==> inputs of juniper <==
// fairArb
module fairArb (
	input logic [15:0] bids,
	output logic [15:0] wins,
	input logic get_next_win,
	input logic clk,
	input logic rst
		);
export LEC_CHECK = 0
export CAP_MARGIN = 10
export CELL_PAD_IN_SITES_DETAIL_PLACEMENT = 1
export CORE_ASPECT_RATIO = 0.88
export CORE_MARGIN = 2
export CORE_UTILIZATION = 40
export GPL_TIMING_DRIVEN = 0
export MIN_ROUTING_LAYER = met2
export PLACE_DENSITY_LB_ADDON = 0.26
export SETUP_SLACK_MARGIN = 1.11
export SLEW_MARGIN = 25
export TNS_END_PERCENT = 5
create_clock -name core_clock -period 4.0 [get_ports {clk}]
run.sh (not shown) runs the stock make flow with config.mk's settings and CLKGATE_MAP_FILE=.
==> sierra (differences from juniper) <==
==> flow/config.mk (replaced) <==
export PLATFORM = sky130hd
export DESIGN_NAME = fairArb
export DESIGN_NICKNAME = fairArb
export VERILOG_FILES = /design/flow/design.v
export SDC_FILE = /design/flow/constraint.sdc
export NUM_CORES = 4
export LEC_CHECK = 0
export ABC_AREA = 1
export CAP_MARGIN = 20
export CORE_ASPECT_RATIO = 0.5
export CORE_MARGIN = 2
export CORE_UTILIZATION = 60
export HOLD_SLACK_MARGIN = -0.07
export SLEW_MARGIN = 20
export TNS_END_PERCENT = 5
==> lagoon (differences from juniper) <==
==> flow/config.mk (replaced) <==
export PLATFORM = sky130hd
export DESIGN_NAME = fairArb
export DESIGN_NICKNAME = fairArb
export VERILOG_FILES = /design/flow/design.v
export SDC_FILE = /design/flow/constraint.sdc
export NUM_CORES = 4
export LEC_CHECK = 0
export CAP_MARGIN = 20
export CORE_MARGIN = 2
export CORE_UTILIZATION = 70
export SLEW_MARGIN = 20
==> flow/constraint.sdc (replaced) <==
create_clock -name core_clock -period 3.75 [get_ports {clk}]
set_input_delay 0.7500 -clock core_clock [delete_from_list [all_inputs] [get_ports {clk}]]
set_output_delay 0.7500 -clock core_clock [all_outputs]
set_load 0.01 [all_outputs]
==> flow_summary_export.csv <==
group,metric,value,unit
status,status,"aborted with a tool error",
status,failed_stage,"5_1_grt",
status,tool.error,"[ERROR GRT-0116] Global routing finished with congestion. Check the congestion regions in the DRC Viewer.",
clocking,clock-sinks,23,
floorplanning,num_rows,28,
clocking,cts_hold_buf,0,
yosys,ys_sh_aoi,0.346,
clocking,clock_path_buffers,2,
The numbers above come from juniper.

==> flow_summary_export.csv <==
group,metric,value,unit
status,tool.error,"[ERROR DPL-0033] detailed placement checks failed during check placement.",
yosys,ys_cells,379,
status,failed_stage,"4_1_cts",
yosys,top_cells_by_count,"nand2_1 (32), nor2_1 (31), a21oi_1 (25)",
yosys,syn_area,2700,um^2
placement,pre_cts_ws,-0.379,ns
placement,dp.cells,512,
floorplanning,num_rows,22,
status,status,"aborted with a tool error",
The numbers above come from lagoon.

==> flow_summary_export.csv <==
group,metric,value,unit
status,status,"complete, no violations",
yosys,ys_sh_aoi,0.105,
placement,dpl_cell_area,3070,um^2
final_layout,clkCellAreaFrac,0.0145,
clocking,cts_hold_buf,0,
setup_path,rrSetupSlack,0.59,ns
clocking,clock_path_buffers,2,
clocking,clock-sinks,23,
setup_path,crit_top_cell,"nand2_1",
setup_path,r2r-start,"priority_f[0]$_SDFFE_PN0P_",
The numbers above come from sierra.


---

==> run a: inputs <==
fairArb again, from the RTL that the note above started with.
==> flow/config.mk <==
export PLATFORM = sky130hd
export DESIGN_NAME = fairArb
export DESIGN_NICKNAME = fairArb
export VERILOG_FILES = /design/flow/design.v
export SDC_FILE = /design/flow/constraint.sdc
export NUM_CORES = 4
export LEC_CHECK = 0
export CAP_MARGIN = 15
export CORE_MARGIN = 2
export CORE_UTILIZATION = 70
export CTS_CLUSTER_DIAMETER = 366
export CTS_CLUSTER_SIZE = 51
export SETUP_SLACK_MARGIN = 0.59
export SLEW_MARGIN = 20
export TNS_END_PERCENT = 5
==> flow/constraint.sdc <==
create_clock -name core_clock -period 2.28 [get_ports {clk}]
set_input_delay 0.4560 -clock core_clock [delete_from_list [all_inputs] [get_ports {clk}]]
set_output_delay 0.4560 -clock core_clock [all_outputs]
set_load 0.01 [all_outputs]
==> inputs of run b, as changes to run a <==
- CAP_MARGIN: 15 -> 20
- CORE_UTILIZATION: 70 -> 58
- CTS_CLUSTER_DIAMETER: 366 -> not set
- CTS_CLUSTER_SIZE: 51 -> not set
- SETUP_SLACK_MARGIN: 0.59 -> 0.71
- TNS_END_PERCENT: 5 -> not set
==> flow/constraint.sdc (replaced) <==
create_clock -name core_clock -period 2.65 [get_ports {clk}]
set_input_delay 0.5300 -clock core_clock [delete_from_list [all_inputs] [get_ports {clk}]]
set_output_delay 0.5300 -clock core_clock [all_outputs]
set_load 0.01 [all_outputs]
==> inputs of run c, as changes to run a <==
- CAP_MARGIN: 15 -> 20
- CORE_UTILIZATION: 70 -> 58
- CTS_CLUSTER_DIAMETER: 366 -> not set
- CTS_CLUSTER_SIZE: 51 -> not set
- SETUP_SLACK_MARGIN: 0.59 -> not set
- TNS_END_PERCENT: 5 -> not set
==> flow/constraint.sdc (replaced) <==
create_clock -name core_clock -period 3.47 [get_ports {clk}]
set_input_delay 0.6940 -clock core_clock [delete_from_list [all_inputs] [get_ports {clk}]]
set_output_delay 0.6940 -clock core_clock [all_outputs]
set_load 0.01 [all_outputs]
==> qor summary <==
Status: run c aborted with a tool error; run a aborted with a tool error; run b aborted with a tool error
Stage where the flow stopped: run c 5_1_grt; run a 3_5_place_dp; run b 4_1_cts
Post-synthesis instance total: run c 379; run a 379; run b 379
Vertical die size: run c 72.2 um; run a 66.1 um; run b 72.2 um
DP Area: run c 0.00378 mm^2; run a -; run b 0.00429 mm^2
Yosys cell count: run c 379; run a 379; run b 379
Floorplan Core Area: run c 0.00441 mm^2; run a 0.00369 mm^2; run b 0.00441 mm^2
Multiplexer fraction of the synthesized cell area: run c 0.836%; run a 0.836%; run b 0.836%
Cells after DPL: run c 545; run a -; run b 592
Sequential fraction of the synthesis area: run c 17.1%; run a 17.1%; run b 17.1%
Pre-Place Util: run c 61.1%; run a 73.1%; run b 61.1%
Synth top cell by count: run c sky130_fd_sc_hd__nand2_1; run a sky130_fd_sc_hd__nand2_1; run b sky130_fd_sc_hd__nand2_1
Routability Congestion: run c 1.07; run a 1.16; run b 1.18
DP Worst Slack: run c -0.402 ns; run a -; run b -1.20 ns
Width of the die: run c 72.2 um; run a 66.1 um; run b 72.2 um
Number of buffers inserted by port buffering: run c 34; run a 34; run b 34
Syn avg cell area: run c 7.11 um^2; run a 7.11 um^2; run b 7.11 um^2
Chip area in the Yosys report: run c 0.00270 mm^2; run a 0.00270 mm^2; run b 0.00270 mm^2
Synth warn: run c 3; run a 3; run b 3
Area of the die: run c 0.00521 mm^2; run a 0.00436 mm^2; run b 0.00521 mm^2
Area of the mapped netlist: run c 0.00270 mm^2; run a 0.00270 mm^2; run b 0.00270 mm^2
Floorplan row count: run c 24; run a 22; run b 24
DPL Wire Length: run c 8.61 mm; run a -; run b 12.2 mm
Simple-gate area share of the yosys netlist: run c 39.7%; run a 39.7%; run b 39.7%
Compound-gate portion of the synthesized area: run c 34.6%; run a 34.6%; run b 34.6%
Ports: run c 35; run a 35; run b 35

---

==> inputs of job 5579 <==
Starting RTL as in the previous note.
==> flow/config.mk <==
export PLATFORM = sky130hd
export DESIGN_NAME = fairArb
export DESIGN_NICKNAME = fairArb
export VERILOG_FILES = /design/flow/design.v
export SDC_FILE = /design/flow/constraint.sdc
export NUM_CORES = 4
export LEC_CHECK = 0
export CAP_MARGIN = 20
export CORE_MARGIN = 2
export CORE_UTILIZATION = 58
export SETUP_SLACK_MARGIN = -0.13
export SLEW_MARGIN = 20
export TNS_END_PERCENT = 5
==> flow/constraint.sdc <==
create_clock -name core_clock -period 3.22 [get_ports {clk}]
set_input_delay 0.6440 -clock core_clock [delete_from_list [all_inputs] [get_ports {clk}]]
set_output_delay 0.6440 -clock core_clock [all_outputs]
set_load 0.01 [all_outputs]
==> job 2796 (differences from job 5579) <==
--- a/flow/config.mk
+++ b/flow/config.mk
@@ -8,6 +8,4 @@
 export CAP_MARGIN = 20
 export CORE_MARGIN = 2
-export CORE_UTILIZATION = 58
-export SETUP_SLACK_MARGIN = -0.13
+export CORE_UTILIZATION = 40
 export SLEW_MARGIN = 20
-export TNS_END_PERCENT = 5
==> flow/constraint.sdc (replaced) <==
create_clock -name core_clock -period 3.51 [get_ports {clk}]
set_input_delay 0.7020 -clock core_clock [delete_from_list [all_inputs] [get_ports {clk}]]
set_output_delay 0.7020 -clock core_clock [all_outputs]
set_load 0.01 [all_outputs]
==> job 5153 (differences from job 5579) <==
--- a/flow/config.mk
+++ b/flow/config.mk
@@ -6,8 +6,10 @@
 export NUM_CORES = 4
 export LEC_CHECK = 0
+export ABC_AREA = 1
 export CAP_MARGIN = 20
-export CORE_MARGIN = 2
+export CORE_MARGIN = 9
 export CORE_UTILIZATION = 58
-export SETUP_SLACK_MARGIN = -0.13
+export CTS_CLUSTER_DIAMETER = 239
+export CTS_CLUSTER_SIZE = 99
 export SLEW_MARGIN = 20
 export TNS_END_PERCENT = 5
==> flow/constraint.sdc (replaced) <==
create_clock -name core_clock -period 4.0 [get_ports {clk}]
set_input_delay 0.8000 -clock core_clock [delete_from_list [all_inputs] [get_ports {clk}]]
set_output_delay 0.8000 -clock core_clock [all_outputs]
set_load 0.01 [all_outputs]
==> comparison <==
Sequential share of layout area: job 5153 is higher than job 2796 (3.7 points).
Non-clock buffer count: job 2796 is higher than job 5153 (118).
Against job 5153, the power of job 2796 is higher by about 16%.
Between job 5153 and job 2796, the lower first-iteration DRC count is in job 2796 (gap about 54%, measured against job 2796).
Clock skew: job 5153 is higher than job 2796 (0.0021 ns).
Against job 5153, the worst hold slack of job 2796 is higher by 0.0065 ns.
Job 5579 never finished: it broke off in global routing. Job 2796 finished with timing, DRC and antenna clean. Job 5153 completed with no timing, DRC or antenna violations.
Synthesized cell count is the same in job 5579 and job 2796.
Between job 5153 and job 2796, the lower core utilization is in job 2796 (gap 5.7 points).
In sequential cell count, job 2796 and job 5153 do not differ.

---

==> build 19: inputs <==
Starting RTL as in the previous note.
export LEC_CHECK = 0
export CAP_MARGIN = 5
export CELL_PAD_IN_SITES_GLOBAL_PLACEMENT = 0
export CORE_MARGIN = 2
export CORE_UTILIZATION = 67
export CTS_CLUSTER_DIAMETER = 333
export CTS_CLUSTER_SIZE = 23
export GPL_ROUTABILITY_DRIVEN = 0
export GPL_TIMING_DRIVEN = 1
export MAX_ROUTING_LAYER = met4
export SETUP_SLACK_MARGIN = -0.1
export SLEW_MARGIN = 20
create_clock -name core_clock -period 3.4 [get_ports {clk}]
==> trial 21 (differences from build 19) <==
CAP_MARGIN = 15   (was 5)
CELL_PAD_IN_SITES_GLOBAL_PLACEMENT = default   (was 0)
CORE_UTILIZATION = 66   (was 67)
CTS_CLUSTER_DIAMETER = 366   (was 333)
CTS_CLUSTER_SIZE = 51   (was 23)
GPL_ROUTABILITY_DRIVEN = default   (was 0)
GPL_TIMING_DRIVEN = default   (was 1)
MAX_ROUTING_LAYER = default   (was met4)
SETUP_SLACK_MARGIN = -0.03   (was -0.1)
==> flow/constraint.sdc (replaced) <==
create_clock -name core_clock -period 2.28 [get_ports {clk}]
set_input_delay 0.4560 -clock core_clock [delete_from_list [all_inputs] [get_ports {clk}]]
set_output_delay 0.4560 -clock core_clock [all_outputs]
set_load 0.01 [all_outputs]
==> trial 45 (differences from build 19) <==
CAP_MARGIN = 20   (was 5)
CELL_PAD_IN_SITES_GLOBAL_PLACEMENT = default   (was 0)
CORE_UTILIZATION = 57   (was 67)
CTS_CLUSTER_DIAMETER = default   (was 333)
CTS_CLUSTER_SIZE = default   (was 23)
GPL_ROUTABILITY_DRIVEN = default   (was 0)
GPL_TIMING_DRIVEN = default   (was 1)
MAX_ROUTING_LAYER = default   (was met4)
SETUP_SLACK_MARGIN = 0.71   (was -0.1)
TNS_END_PERCENT = 5   (was default)
==> flow/constraint.sdc (replaced) <==
create_clock -name core_clock -period 4.0 [get_ports {clk}]
set_input_delay 0.8000 -clock core_clock [delete_from_list [all_inputs] [get_ports {clk}]]
set_output_delay 0.8000 -clock core_clock [all_outputs]
set_load 0.01 [all_outputs]
==> results <==
In synthesized cell count, build 19 and trial 45 do not differ. Build 19 ended with an error in 4_1_cts. Trial 45 went through all stages and came out clean. Trial 21 died in 3_5_place_dp on DPL-0038. In synthesized area, trial 45 and build 19 do not differ. Die area, lowest first: build 19, trial 21, trial 45.

---

==> job 8770 <==
fairArb again, from the RTL that the note above started with.
## fairArb
module fairArb (
	input logic [15:0] bids,
	output logic [15:0] wins,
	input logic get_next_win,
	input logic clk,
	input logic rst
		);
	parameter SIZE = 3;
	parameter S0=3'b000, S1=3'b001, S2=3'b010, S3=3'b011, S4=3'b100, S5=3'b101, S6=3'b110;
	logic [SIZE-1:0] state;
	logic [SIZE-1:0] next_state;
	logic [3:0] dec1;
	logic [3:0] dec2;
	logic [15:0] bid1;
	logic [15:0] bid2;
	logic [15:0] b [15:0];
	logic [15:0] d [15:0];
	logic [15:0] out_check;
	logic [3:0] new_priority;
	logic [3:0] pr_in;
	logic [15:0] bids_cycle_f;
	logic [3:0] priority_f;
	logic [3:0] priority_d;
	logic [15:0] wins_d;
	logic sB, sD;
	logic [1:0] sC;
	always @ (*) begin
		case (sC)
			2'b00: priority_d = dec2;
			2'b01: priority_d = priority_f;
			2'b10: priority_d = pr_in;
			2'b11: priority_d = 0;
		endcase
	end
	always @ (*) begin
		case (sB)
			1'b0: wins_d = bid1;
			1'b1: wins_d = bid2;
		endcase
	end
	always @ (*) begin
		case (sD)
			1'b0: begin
				bid2 = out_check;
				pr_in = new_priority + 1;
			end
  ...
Settings: LEC_CHECK=0, CAP_MARGIN=10, CELL_PAD_IN_SITES_DETAIL_PLACEMENT=1, CELL_PAD_IN_SITES_GLOBAL_PLACEMENT=1, CORE_ASPECT_RATIO=0.88, CORE_MARGIN=2, CORE_UTILIZATION=40, GPL_TIMING_DRIVEN=0, HOLD_SLACK_MARGIN=0.21, MAX_ROUTING_LAYER=met4, MIN_ROUTING_LAYER=met2, PLACE_DENSITY_LB_ADDON=0.26, SETUP_SLACK_MARGIN=1.11, SLEW_MARGIN=25, TNS_END_PERCENT=5; clock period 4.0 ns.
==> inputs of job 6686, as changes to job 8770 <==
Settings changed: CAP_MARGIN 10 to 20, CELL_PAD_IN_SITES_DETAIL_PLACEMENT 1 to not set, CELL_PAD_IN_SITES_GLOBAL_PLACEMENT 1 to not set, CORE_ASPECT_RATIO 0.88 to not set, GPL_TIMING_DRIVEN 0 to not set, HOLD_SLACK_MARGIN 0.21 to not set, MIN_ROUTING_LAYER met2 to not set, PLACE_DENSITY_LB_ADDON 0.26 to not set, SETUP_SLACK_MARGIN 1.11 to not set, SLEW_MARGIN 25 to 20, TNS_END_PERCENT 5 to 85.
==> inputs of job 3394, as changes to job 8770 <==
Settings changed: CAP_MARGIN 10 to 20, CELL_PAD_IN_SITES_DETAIL_PLACEMENT 1 to not set, CELL_PAD_IN_SITES_GLOBAL_PLACEMENT 1 to not set, CORE_ASPECT_RATIO 0.88 to not set, CORE_UTILIZATION 40 to 57, GPL_TIMING_DRIVEN 0 to not set, HOLD_SLACK_MARGIN 0.21 to not set, MAX_ROUTING_LAYER met4 to not set, MIN_ROUTING_LAYER met2 to not set, PLACE_DENSITY_LB_ADDON 0.26 to not set, SETUP_SLACK_MARGIN 1.11 to 0.65, SLEW_MARGIN 25 to 20.
==> inputs of job 7844, as changes to job 8770 <==
Settings changed: ABC_AREA set to 1, CAP_MARGIN 10 to 20, CELL_PAD_IN_SITES_DETAIL_PLACEMENT 1 to not set, CELL_PAD_IN_SITES_GLOBAL_PLACEMENT 1 to not set, CORE_ASPECT_RATIO 0.88 to 0.5, CORE_MARGIN 2 to 10, CORE_UTILIZATION 40 to 50, CTS_CLUSTER_DIAMETER set to 25, GPL_TIMING_DRIVEN 0 to not set, HOLD_SLACK_MARGIN 0.21 to -0.07, MAX_ROUTING_LAYER met4 to not set, MIN_ROUTING_LAYER met2 to not set, PLACE_DENSITY_LB_ADDON 0.26 to not set, SETUP_SLACK_MARGIN 1.11 to not set, SLEW_MARGIN 25 to 20, TNS_END_PERCENT 5 to not set.
==> results <==
Die Y: job 8770 81 um; job 7844 71.89 um; job 3394 72.76 um; job 6686 86.09 um
Core Util at FP: job 8770 40.70%; job 7844 53.14%; job 3394 58.22%; job 6686 41.96%
Required time reported for the critical path endpoint: job 8770 -; job 7844 4.19 ns; job 3394 4.18 ns; job 6686 4.18 ns
Count of non-CTS inverters in the layout: job 8770 -; job 7844 70; job 3394 11; job 6686 11
Detailed route wirelength on metal2: job 8770 -; job 7844 3857 um; job 3394 5165 um; job 6686 5017 um
# nets final: job 8770 -; job 7844 590; job 3394 495; job 6686 487
Yosys cell count: job 8770 379; job 7844 537; job 3394 379; job 6686 379
1st-pass router iterations: job 8770 -; job 7844 6; job 3394 5; job 6686 5
Total negative setup slack: job 8770 -; job 7844 0 ns; job 3394 0 ns; job 6686 0 ns
Comb area: job 8770 -; job 7844 0.001891 mm^2; job 3394 0.002237 mm^2; job 6686 0.002044 mm^2
Endpoint of the most critical setup path: job 8770 -; job 7844 priority_f[2]; job 3394 priority_f[0]; job 6686 priority_f[2]
Number of remaining DRC errors: job 8770 -; job 7844 0; job 3394 0; job 6686 0
Startpoint class of the critical path: job 8770 -; job 7844 primary input; job 3394 register; job 6686 primary input
Crit path setup slack, layout: job 8770 -; job 7844 0.4442 ns; job 3394 0.5496 ns; job 6686 0.1674 ns
Slew Limit Headroom: job 8770 -; job 7844 47.07%; job 3394 32.28%; job 6686 36.41%
Total Routed Length: job 8770 -; job 7844 10,480 um; job 3394 11,880 um; job 6686 11,350 um
Largest vdd supply drop: job 8770 -; job 7844 0.2123 mV; job 3394 0.2191 mV; job 6686 0.2489 mV
Worst reg-to-reg path cell count: job 8770 -; job 7844 18; job 3394 14; job 6686 14
Post-Syn Instances: job 8770 379; job 7844 537; job 3394 379; job 6686 379
Status: job 8770 did not finish; job 7844 complete, no violations; job 3394 complete, no violations; job 6686 complete, no violations
Stage where the flow stopped: job 8770 global routing (5_1_grt); job 7844 -; job 3394 -; job 6686 -
Crit path kind: job 8770 -; job 7844 primary input to register; job 3394 register to register; job 6686 primary input to register
Worst hold slack after final layout: job 8770 -; job 7844 0.4400 ns; job 3394 0.4628 ns; job 6686 0.4490 ns
Antenna fix cells: job 8770 -; job 7844 0; job 3394 0; job 6686 0
Total number of vias: job 8770 -; job 7844 3,685; job 3394 3,800; job 6686 3,472
Clock tree from TritonCTS: job 8770 -; job 7844 built; job 3394 built; job 6686 built
Register Area: job 8770 -; job 7844 460.4 um^2; job 3394 470.5 um^2; job 6686 460.4 um^2
No activity file was given, so power comes from the tool's default toggle rates.
